Design IIR, start of the top module:
module IIR(clk, rst, Start, load, DIn, RAddr, data_done, WEN, Yn, WAddr, Finish);
	parameter n = 16;
	parameter m = 20;
	input clk, rst;
	input Start;
	input data_done;
	input [n-1:0]DIn;
	output WEN, load;
	output Finish;
	output [n-1:0]Yn;
	output [m-1:0]RAddr;
	output [m-1:0]WAddr;
	wire control_state;
	control_FSM control(
		.clk(clk), .rst(rst),
		.start(Start), .data_done(data_done), .load(load), .RAddr(RAddr), .state(control_state)
	);
	datapath dp(
		.clk(clk), .rst(rst),
		.command(control_state), .RAddr(RAddr), .DIn(DIn), .WEN(WEN), .Yn(Yn), .WAddr(WAddr), .finish(Finish)
	);
endmodule
For scale: roughly 220 flip-flops.
Settings: LEC_CHECK=0, ABC_AREA=1, CAP_MARGIN=20, CORE_MARGIN=2, CORE_UTILIZATION=40, SLEW_MARGIN=20, TNS_END_PERCENT=85; clock period 16.0 ns.
run.sh (not shown) runs the stock make flow with config.mk's settings and CLKGATE_MAP_FILE=.
Change:
--- a/flow/config.mk
+++ b/flow/config.mk
@@ -11 +11 @@
-export CORE_UTILIZATION = 40
+export CORE_UTILIZATION = 72
@@ -13 +12,0 @@
-export TNS_END_PERCENT = 85
==> flow/constraint.sdc (replaced) <==
create_clock -name core_clock -period 10.9 [get_ports {clk}]
set_input_delay 2.1800 -clock core_clock [delete_from_list [all_inputs] [get_ports {clk}]]
set_output_delay 2.1800 -clock core_clock [all_outputs]
set_load 0.01 [all_outputs]
Now the flow aborted during 4_1_cts.
Area after synthesis stays the same.
Synthesized cell count is unchanged.
Die area drops by about 44%.
Change:
--- a/flow/config.mk
+++ b/flow/config.mk
@@ -8 +7,0 @@
-export ABC_AREA = 1
@@ -11 +10 @@
-export CORE_UTILIZATION = 72
+export CORE_UTILIZATION = 40
==> flow/constraint.sdc (replaced) <==
create_clock -name core_clock -period 15.8 [get_ports {clk}]
set_input_delay 3.1600 -clock core_clock [delete_from_list [all_inputs] [get_ports {clk}]]
set_output_delay 3.1600 -clock core_clock [all_outputs]
set_load 0.01 [all_outputs]
With this change the flow finished with timing, DRC and antenna clean.
Die area increases by 69%.
Area after synthesis decreases by 5.3%.
Synthesized cell count decreases by 20%.
Change:
--- a/flow/config.mk
+++ b/flow/config.mk
@@ -7,0 +8 @@
+export ABC_AREA = 1
@@ -10 +11,4 @@
-export CORE_UTILIZATION = 40
+export CORE_UTILIZATION = 72
+export CTS_CLUSTER_SIZE = 99
+export PLACE_DENSITY = 0.38
+export SETUP_SLACK_MARGIN = 2.1
==> flow/constraint.sdc (replaced) <==
create_clock -name core_clock -period 9.54 [get_ports {clk}]
set_input_delay 1.9080 -clock core_clock [delete_from_list [all_inputs] [get_ports {clk}]]
set_output_delay 1.9080 -clock core_clock [all_outputs]
set_load 0.01 [all_outputs]
The changed run did not get past 4_1_cts, error DPL-0038.
Area after synthesis rises by a few percent.
Die size falls by well over a third.
Synthesized cell count rises by a quarter to a third.

* * *

TR:
IIR again, from the RTL that the note above started with.
Settings: LEC_CHECK=0, CAP_MARGIN=15, CELL_PAD_IN_SITES_DETAIL_PLACEMENT=1, CELL_PAD_IN_SITES_GLOBAL_PLACEMENT=0, CORE_ASPECT_RATIO=1.4, CORE_MARGIN=5, CORE_UTILIZATION=61, GPL_TIMING_DRIVEN=1, MAX_ROUTING_LAYER=met5, MIN_ROUTING_LAYER=met2, PLACE_DENSITY_LB_ADDON=0.21, SETUP_SLACK_MARGIN=4.67, SLEW_MARGIN=40, TNS_END_PERCENT=85; clock period 21.7 ns.
TR did not finish; the tool stopped in global routing (5_1_grt) with error GRT-0116.
Setup changes, TR to MS
Settings: CAP_MARGIN now 20, was 15; TNS_END_PERCENT no longer set, was 85; MAX_ROUTING_LAYER now met4, was met5; HOLD_SLACK_MARGIN now -0.08, previously not set; SETUP_SLACK_MARGIN no longer set, was 4.67; PLACE_DENSITY now 0.64, previously not set; CELL_PAD_IN_SITES_DETAIL_PLACEMENT no longer set, was 1; PLACE_DENSITY_LB_ADDON no longer set, was 0.21; CORE_ASPECT_RATIO now 1.77, was 1.4; SLEW_MARGIN now 20, was 40; MIN_ROUTING_LAYER no longer set, was met2.
### Flow results
Diff MS..TR | area of the die | negligible. Compared with TR, MS shows a fraction of the core area occupied by cells at floorplan that is 0.34 points lower. Sequential cell area fraction in the yosys report: TR vs MS identical. Number of top-level pins: MS vs TR, no meaningful difference. MS closes out successfully: all stages finished, all timing, DRC and antenna checks passed. Status: placed instance area parity (TR, MS). On standard cell core area, the lower figure sits with TR, not MS.

* * *

Starting RTL as in the previous note.
clock: 6.02 ns
lec_check: 0
cap_margin: 15
core_margin: 2
core_utilization: 70
cts_cluster_size: 30
setup_slack_margin: 1.71
slew_margin: 20
The starting point died in 5_1_grt.
Next try:
- CAP_MARGIN: 15 -> 20
- CORE_UTILIZATION: 70 -> 71
- CTS_CLUSTER_SIZE: 30 -> 34
- SETUP_SLACK_MARGIN: 1.71 -> default
- clock period: 6.02 -> 14.2 ns (I/O delays scaled with it)
After rerunning: With this change the flow finished but fails on setup timing. Area after synthesis is unchanged. Die area shrinks slightly. Synthesized cell count stays the same.
Next try:
- ABC_AREA: default -> 1
- CTS_CLUSTER_SIZE: 34 -> 79
- PLACE_DENSITY_LB_ADDON: default -> 0.01
- TNS_END_PERCENT: default -> 5
- clock period: 14.2 -> 12.3 ns (I/O delays scaled with it)
What happened:
- Now the flow did not get past 5_1_grt
- die size went up by 5.5%
- area after synthesis goes up by 5.6%
- synthesized cell count grows by 26%
Next try:
- ABC_AREA: 1 -> default
- CORE_UTILIZATION: 71 -> 40
- CTS_CLUSTER_SIZE: 79 -> default
- PLACE_DENSITY_LB_ADDON: 0.01 -> default
- TNS_END_PERCENT: 5 -> default
- clock period: 12.3 -> 16.0 ns (I/O delays scaled with it)
- This time the run completed with no timing, DRC or antenna violations
- die area grows by 67%
- synthesized area shrinks by 5.3%
- synthesized cell count shrinks by 20%

* * *

IIR again, from the RTL that the note above started with.
Settings: LEC_CHECK=0, CAP_MARGIN=15, CELL_PAD_IN_SITES_DETAIL_PLACEMENT=1, CELL_PAD_IN_SITES_GLOBAL_PLACEMENT=0, CORE_ASPECT_RATIO=1.92, CORE_MARGIN=5, CORE_UTILIZATION=61, GPL_TIMING_DRIVEN=1, MAX_ROUTING_LAYER=met4, PLACE_DENSITY_LB_ADDON=0.21, SETUP_SLACK_MARGIN=4.67, SLEW_MARGIN=5; clock period 21.7 ns.
The first run aborted during 5_1_grt, error GRT-0116.
Edit:
Settings changed: CAP_MARGIN 15 to 20, CELL_PAD_IN_SITES_DETAIL_PLACEMENT 1 to default, CELL_PAD_IN_SITES_GLOBAL_PLACEMENT 0 to default, CORE_ASPECT_RATIO 1.92 to default, CORE_MARGIN 5 to 2, CORE_UTILIZATION 61 to 27, GPL_TIMING_DRIVEN 1 to default, MAX_ROUTING_LAYER met4 to default, PLACE_DENSITY_LB_ADDON 0.21 to default, SETUP_SLACK_MARGIN 4.67 to default, SLEW_MARGIN 5 to 20.
Clock period 21.7 ns to 16.5 ns, I/O delays scaled along.
After rerunning: Now the flow completed without violations. Area after synthesis stays the same. Die area came out higher by 110%. Synthesized cell count stays the same.

* * *

Starting RTL as in the previous note.
// IIR
module IIR(clk, rst, Start, load, DIn, RAddr, data_done, WEN, Yn, WAddr, Finish);
	parameter n = 16;
	parameter m = 20;
	input clk, rst;
	input Start;
	input data_done;
	input [n-1:0]DIn;
	output WEN, load;
	output Finish;
	output [n-1:0]Yn;
	output [m-1:0]RAddr;
	output [m-1:0]WAddr;
	wire control_state;
	control_FSM control(
		.clk(clk), .rst(rst),
		.start(Start), .data_done(data_done), .load(load), .RAddr(RAddr), .state(control_state)
	);
	datapath dp(
		.clk(clk), .rst(rst),
		.command(control_state), .RAddr(RAddr), .DIn(DIn), .WEN(WEN), .Yn(Yn), .WAddr(WAddr), .finish(Finish)
	);
endmodule
clock: 21.7 ns
lec_check: 0
cap_margin: 15
cell_pad_in_sites_detail_placement: 1
cell_pad_in_sites_global_placement: 0
core_aspect_ratio: 1.4
core_margin: 5
core_utilization: 61
gpl_timing_driven: 0
max_routing_layer: met5
place_density_lb_addon: 0.21
setup_slack_margin: 4.67
slew_margin: 5
The first run ended with an error in global routing (5_1_grt) on GRT-0116.
Change:
CELL_PAD_IN_SITES_DETAIL_PLACEMENT = unset   (was 1)
CELL_PAD_IN_SITES_GLOBAL_PLACEMENT = unset   (was 0)
CORE_ASPECT_RATIO = unset   (was 1.4)
CORE_MARGIN = 2   (was 5)
CORE_UTILIZATION = 72   (was 61)
CTS_CLUSTER_DIAMETER = 237   (was unset)
CTS_CLUSTER_SIZE = 30   (was unset)
GPL_TIMING_DRIVEN = unset   (was 0)
MAX_ROUTING_LAYER = unset   (was met5)
PLACE_DENSITY_LB_ADDON = unset   (was 0.21)
SETUP_SLACK_MARGIN = 1.71   (was 4.67)
clock period = 6.02 ns   (was 21.7 ns; I/O delays follow)
This time the run ended with an error in clock tree synthesis (4_1_cts).
Die area falls by 19%.
Area after synthesis stays the same.
Synthesized cell count stays the same.
Change:
CAP_MARGIN = 20   (was 15)
CTS_CLUSTER_DIAMETER = unset   (was 237)
CTS_CLUSTER_SIZE = unset   (was 30)
MAX_ROUTING_LAYER = met4   (was unset)
PLACE_DENSITY = 0.66   (was unset)
SETUP_SLACK_MARGIN = 1.6   (was 1.71)
SLEW_MARGIN = 20   (was 5)
clock period = 16.0 ns   (was 6.02 ns; I/O delays follow)
Result:
- With this change the flow completed and failed the layout checks on negative setup slack
- area after synthesis does not change
- die size stays the same
- synthesized cell count is unchanged
Change:
ABC_AREA = 1   (was unset)
CELL_PAD_IN_SITES_GLOBAL_PLACEMENT = 1   (was unset)
CORE_ASPECT_RATIO = 0.95   (was unset)
CORE_UTILIZATION = 40   (was 72)
GPL_ROUTABILITY_DRIVEN = 0   (was unset)
GPL_TIMING_DRIVEN = 0   (was unset)
MAX_ROUTING_LAYER = unset   (was met4)
MIN_ROUTING_LAYER = met2   (was unset)
PLACE_DENSITY = unset   (was 0.66)
PLACE_DENSITY_LB_ADDON = 0.2   (was unset)
SETUP_SLACK_MARGIN = 0.92   (was 1.6)
SLEW_MARGIN = 30   (was 20)
TNS_END_PERCENT = 70   (was unset)
Now the flow finished clean.
Design area grows by 10%.
Via count grows by about 50%.
Routed wire length grows by about 17%.
Die size grows by about 90%.
Utilization shrinks by 34 points.
Final cell count grows by about 35%.
Global-route usage shrinks by 3.5 points.
Sequential share of layout area shrinks by 1.0 points.
Maximum frequency grows by about 7%.

* * *

Starting RTL as in the previous note.
## IIR
module IIR(clk, rst, Start, load, DIn, RAddr, data_done, WEN, Yn, WAddr, Finish);
clock: 14.3 ns
lec_check: 0
cap_margin: 20
cell_pad_in_sites_global_placement: 0
core_margin: 2
core_utilization: 70
cts_cluster_diameter: 272
gpl_timing_driven: 1
hold_slack_margin: -0.07
max_routing_layer: met4
place_density: 0.64
setup_slack_margin: -0.2
slew_margin: 20
The baseline completed, yet does not pass: negative setup slack.
Edit:
- CORE_ASPECT_RATIO: unset -> 1.73
- CORE_MARGIN: 2 -> 5
- CORE_UTILIZATION: 70 -> 61
- CTS_CLUSTER_DIAMETER: 272 -> unset
- CTS_CLUSTER_SIZE: unset -> 11
- HOLD_SLACK_MARGIN: -0.07 -> 0.15
- SETUP_SLACK_MARGIN: -0.2 -> unset
- clock period: 14.3 -> 21.7 ns (I/O delays scaled with it)
Result:
- Now the flow ran to the end with no violations
- routed wire length hardly moves
- worst hold slack improves by 7.1 ps
- setup slack gains 3900 ps
- cell area went down by about 11%
- die size goes up by 20%
- core utilization decreases by 19 points
Edit:
- CORE_ASPECT_RATIO: 1.73 -> unset
- CORE_UTILIZATION: 61 -> 34
- CTS_CLUSTER_SIZE: 11 -> unset
- HOLD_SLACK_MARGIN: 0.15 -> unset
- SETUP_SLACK_MARGIN: unset -> -2.0
Routed wire length fell by a few percent. Flip-flop count stays the same.
Edit:
- CORE_UTILIZATION: 34 -> 61
- HOLD_SLACK_MARGIN: unset -> 0.15
- SETUP_SLACK_MARGIN: -2.0 -> unset
The changed run completed without violations.
Global-route usage came out higher by 12 points.
First-iteration DRC count came out lower by 2.2%.
Die area came out lower by 43%.
Design area came out lower by 2.0%.
Edit:
- CELL_PAD_IN_SITES_DETAIL_PLACEMENT: unset -> 1
- HOLD_SLACK_MARGIN: 0.15 -> unset
- PLACE_DENSITY: 0.64 -> unset
- PLACE_DENSITY_LB_ADDON: unset -> 0.21
- SETUP_SLACK_MARGIN: unset -> 4.67
After rerunning: The new run ended with an error in 5_1_grt on GRT-0116. Area after synthesis stays the same. Die size stays the same. Synthesized cell count is unchanged.
Edit:
- CELL_PAD_IN_SITES_DETAIL_PLACEMENT: 1 -> unset
- CORE_ASPECT_RATIO: unset -> 0.5
- CORE_UTILIZATION: 61 -> 72
- HOLD_SLACK_MARGIN: unset -> -0.07
- PLACE_DENSITY: unset -> 0.64
- PLACE_DENSITY_LB_ADDON: 0.21 -> unset
- SETUP_SLACK_MARGIN: 4.67 -> unset
Effect: This time the run ran to the end with no violations; die area goes down by 14%; synthesized area is unchanged; synthesized cell count does not change.

* * *

Setup of willow:
IIR again, from the RTL that the note above started with.
Design IIR, start of the top module:
module IIR(clk, rst, Start, load, DIn, RAddr, data_done, WEN, Yn, WAddr, Finish);
	parameter n = 16;
	parameter m = 20;
	input clk, rst;
	input Start;
	input data_done;
	input [n-1:0]DIn;
	output WEN, load;
	output Finish;
	output [n-1:0]Yn;
	output [m-1:0]RAddr;
	output [m-1:0]WAddr;
	wire control_state;
	control_FSM control(
		.clk(clk), .rst(rst),
		.start(Start), .data_done(data_done), .load(load), .RAddr(RAddr), .state(control_state)
	);
	datapath dp(
		.clk(clk), .rst(rst),
		.command(control_state), .RAddr(RAddr), .DIn(DIn), .WEN(WEN), .Yn(Yn), .WAddr(WAddr), .finish(Finish)
	);
endmodule
==> flow/config.mk <==
export PLATFORM = sky130hd
export DESIGN_NAME = IIR
export DESIGN_NICKNAME = IIR
export VERILOG_FILES = /design/flow/design.v
export SDC_FILE = /design/flow/constraint.sdc
export NUM_CORES = 4
export LEC_CHECK = 0
export ABC_AREA = 1
export CAP_MARGIN = 5
export CORE_MARGIN = 2
export CORE_UTILIZATION = 46
export CTS_CLUSTER_DIAMETER = 268
export GPL_TIMING_DRIVEN = 0
export HOLD_SLACK_MARGIN = 0.23
export MAX_ROUTING_LAYER = met4
export MIN_ROUTING_LAYER = met2
export PLACE_DENSITY_LB_ADDON = 0.03
export SETUP_SLACK_MARGIN = -1.12
export SLEW_MARGIN = 20
export TNS_END_PERCENT = 75
==> flow/constraint.sdc <==
create_clock -name core_clock -period 16.0 [get_ports {clk}]
set_input_delay 3.2000 -clock core_clock [delete_from_list [all_inputs] [get_ports {clk}]]
set_output_delay 3.2000 -clock core_clock [all_outputs]
set_load 0.01 [all_outputs]
No crash in willow: every stage finished, but the layout fails its final checks due to negative setup slack.
#### Input delta (quartz over willow)
Settings: TNS_END_PERCENT no longer set, was 75; MIN_ROUTING_LAYER no longer set, was met2; CTS_CLUSTER_DIAMETER now 190, was 268; SETUP_SLACK_MARGIN now 1.6, was -1.12; CORE_UTILIZATION now 72, was 46; GPL_TIMING_DRIVEN no longer set, was 0; CAP_MARGIN now 20, was 5; HOLD_SLACK_MARGIN no longer set, was 0.23; PLACE_DENSITY_LB_ADDON now 0.04, was 0.03.
## What came out
Comparing quartz and willow, the one run not ending clean was willow. The flow for willow finished, though final verification flagged negative setup slack. quartz vs willow — number of setup violations in the final report dropped 8. Of quartz and willow, the run reporting the lower number of standard cells in the layout, taps in and fillers out was quartz. [diff] summed area of non-filler cells in the final layout, quartz relative to willow: regression. Relative area change from synthesis to final layout: quartz > willow. Delta(count of inserted tapcells, quartz - willow) < 0. quartz vs willow — overall via count from detail_route dropped 13560. Summary — x dimension of the die, quartz relative to willow: lower, by 20%. quartz improves on willow in setup slack after layout. quartz: global placement routability congestion is about 3.3% higher than what willow reported.
What fjord does differently from quartz at the input level:
Settings: CORE_ASPECT_RATIO: unset -> 0.95; CORE_UTILIZATION: 72 -> 40; SLEW_MARGIN: 20 -> 30; PLACE_DENSITY_LB_ADDON: 0.04 -> 0.2; MIN_ROUTING_LAYER: unset -> met2; MAX_ROUTING_LAYER: met4 -> unset; GPL_ROUTABILITY_DRIVEN: unset -> 1; CTS_CLUSTER_DIAMETER: 190 -> unset; CELL_PAD_IN_SITES_GLOBAL_PLACEMENT: unset -> 3; TNS_END_PERCENT: unset -> 70; SETUP_SLACK_MARGIN: 1.6 -> 0.92.
Comparing quartz against fjord, there is no change at all in chip area line of the yosys report. Compared with quartz, fjord shows area added between synthesis and finish higher by 2.5 points. quartz → fjord: combinational gate area moved up; starting density of the core moved down; site row count moved up; maximum fanout along the worst path moved down; count of cells along the worst register-to-register path moved down. Number of buffers outside the clock class in the layout (fjord vs. quartz) decreases by a few percent. Lower sequential share of layout area was reported by fjord, not quartz.
